==> flow/design.v (excerpt) <==
module mult32x32 (
    input logic clk,             
    input logic reset,           
    input logic start,           
    input logic [31:0] a,        
    input logic [31:0] b,        
    output logic busy,           
    output logic [63:0] product  
);
logic [1:0] a_sel;
logic b_sel;
logic [2:0] shift_sel;
logic upd_prod;
logic clr_prod;
mult32x32_fsm fsm(
	.clk(clk),
	.reset(reset),
	.start(start),
	.busy(busy),
	.a_sel(a_sel),
	.b_sel(b_sel),
	.shift_sel(shift_sel),
	.upd_prod(upd_prod),
	.clr_prod(clr_prod)
);
mult32x32_arith arith(
	.clk(clk),
	.reset(reset),
	.a(a),
	.b(b),
	.a_sel(a_sel),
	.b_sel(b_sel),
	.shift_sel(shift_sel),
	.upd_prod(upd_prod),
	.clr_prod(clr_prod),
	.product(product)
);
endmodule
Settings: LEC_CHECK=0, CAP_MARGIN=40, CORE_ASPECT_RATIO=1.38, CORE_MARGIN=2, CORE_UTILIZATION=40, CTS_CLUSTER_DIAMETER=307, CTS_CLUSTER_SIZE=27, MAX_ROUTING_LAYER=met4, MIN_ROUTING_LAYER=met2, SLEW_MARGIN=20; clock period 8.23 ns.
run.sh (not shown) runs the stock make flow with config.mk's settings and CLKGATE_MAP_FILE=.
The first run ran to the end with violations: DRC, setup timing.
Then changed:
- CAP_MARGIN: 40 -> 20
- CORE_ASPECT_RATIO: 1.38 -> unset
- CORE_UTILIZATION: 40 -> 36
- CTS_CLUSTER_DIAMETER: 307 -> unset
- CTS_CLUSTER_SIZE: 27 -> unset
- MAX_ROUTING_LAYER: met4 -> unset
- MIN_ROUTING_LAYER: met2 -> unset
- clock period: 8.23 -> 11.0 ns (I/O delays scaled with it)
What happened: With this change the flow completed without violations; worst setup slack improved by 1.1 ns; utilization fell by 27 points; first-iteration DRC count fell by well over a third; global-route usage went down by 28 points; non-clock buffer count shrinks by 488; via count went down by well over a third; critical path depth went down by 5.
Then changed:
- CORE_UTILIZATION: 36 -> 54
- clock period: 11.0 -> 6.16 ns (I/O delays scaled with it)
After rerunning: Now the flow ran to the end with violations: setup timing. Wire length rose by 30%. Non-clock buffer count increases by 391. Sequential share of layout area fell by 3.1 points. Cell area goes up by 31%. Final cell count came out higher by 13%. Area after synthesis does not change. Setup slack is worse by 3.1 ns. Register-to-register slack loses 3.6 ns.
Then changed:
- CORE_UTILIZATION: 54 -> 40
- clock period: 6.16 -> 16.5 ns (I/O delays scaled with it)
Outcome: The new run completed with no timing, DRC or antenna violations. Design area goes down by about 27%. Wire length goes down by about 26%. Die area goes up by about 34%. Sequential cell count does not change. Worst hold slack got worse by 0.016 ns. Via count goes down by 22%. Non-clock buffer count goes down by 452.

* * *

== yarrow ==
mult32x32 again, from the RTL that the note above started with.
Design mult32x32, start of the top module:
module mult32x32 (
    input logic clk,             
    input logic reset,           
    input logic start,           
    input logic [31:0] a,        
    input logic [31:0] b,        
    output logic busy,           
    output logic [63:0] product  
);
==> flow/config.mk <==
export PLATFORM = sky130hd
export DESIGN_NAME = mult32x32
export DESIGN_NICKNAME = mult32x32
export VERILOG_FILES = /design/flow/design.v
export SDC_FILE = /design/flow/constraint.sdc
export NUM_CORES = 4
export LEC_CHECK = 0
export CAP_MARGIN = 20
export CORE_ASPECT_RATIO = 1.41
export CORE_MARGIN = 2
export CORE_UTILIZATION = 60
export SETUP_SLACK_MARGIN = -1.2
export SLEW_MARGIN = 20
==> flow/constraint.sdc <==
create_clock -name core_clock -period 12.0 [get_ports {clk}]
set_input_delay 2.4000 -clock core_clock [delete_from_list [all_inputs] [get_ports {clk}]]
set_output_delay 2.4000 -clock core_clock [all_outputs]
set_load 0.01 [all_outputs]
> inputs changed (yarrow -> violet)
- SETUP_SLACK_MARGIN removed (was -1.2)
- CORE_UTILIZATION changed from 60 to 62
- CORE_ASPECT_RATIO removed (was 1.41)
- the clock period (ns, I/O delays scaled along) changed from 12.0 to 5.3
### Flow results
- violet is listed as incomplete: the tool reported an error in clock tree synthesis and the run ended there.
- violet vs yarrow, placed instance area went up by 3300 sq um.
- | setup slack after placement | lower: violet |
- Summary of violet over yarrow: estimated wirelength of the detail-placed design increased by about 23% relative to the old numbers; fraction of synthesis flops using an asynchronous set or reset pin essentially unchanged; core outline area has decreased; die footprint down 3.2%.
- Die outline width | violet above yarrow
- Reported for violet and yarrow, area figure in the yosys stat output turned out identical to the last digit.
- [violet vs yarrow] vertical die dimension: lower in violet
- Reported for violet and yarrow, synthesized cell count turned out identical to the last digit.
What nickel does differently from violet at the input level:
- the clock period (ns, I/O delays scaled along) changed from 5.3 to 11.5
[summary]
- The multiplexer share of the synthesized area was comparable across nickel and violet.
- From violet to nickel, sequential fraction of the synthesis area did not move at all.
- Re number of cell instances after yosys synthesis: no difference whatsoever between nickel and violet.
- Reported for nickel and violet, die area turned out identical to the last digit.
- Compared to violet, nickel has final HPWL from detailed placement 25% lower.
- No final results exist for violet, since it was stopped by error DPL-0038 during clock tree synthesis.
- nickel completed end to end with timing, DRC and antenna clean.
- Weighted congestion at the end of routability-driven global placement is higher on violet
- Post-synthesis register bit count across nickel and violet: no real change.
- Changes observed in nickel relative to violet: post-synthesis instance area barely changed; number of enable-type register cells in the synthesized netlist was more or less identical; setup slack at placement higher.
### nickel -> delta
- swapping 62 for 40 in CORE_UTILIZATION
- swapping 11.5 for 11.0 in the clock period (ns, I/O delays scaled along)
[summary]
Highest net fanout along the worst path (lower): nickel. Higher path depth of the worst reg2reg path among nickel and delta: nickel. Against nickel, delta reports a design area that is higher. Compared with nickel, in delta clock skew shows an increase of 0.0032 ns, detailed-placement wirelength estimate picked up an extra about 10%, synthesis-to-finish area growth went up by 3.9 points.
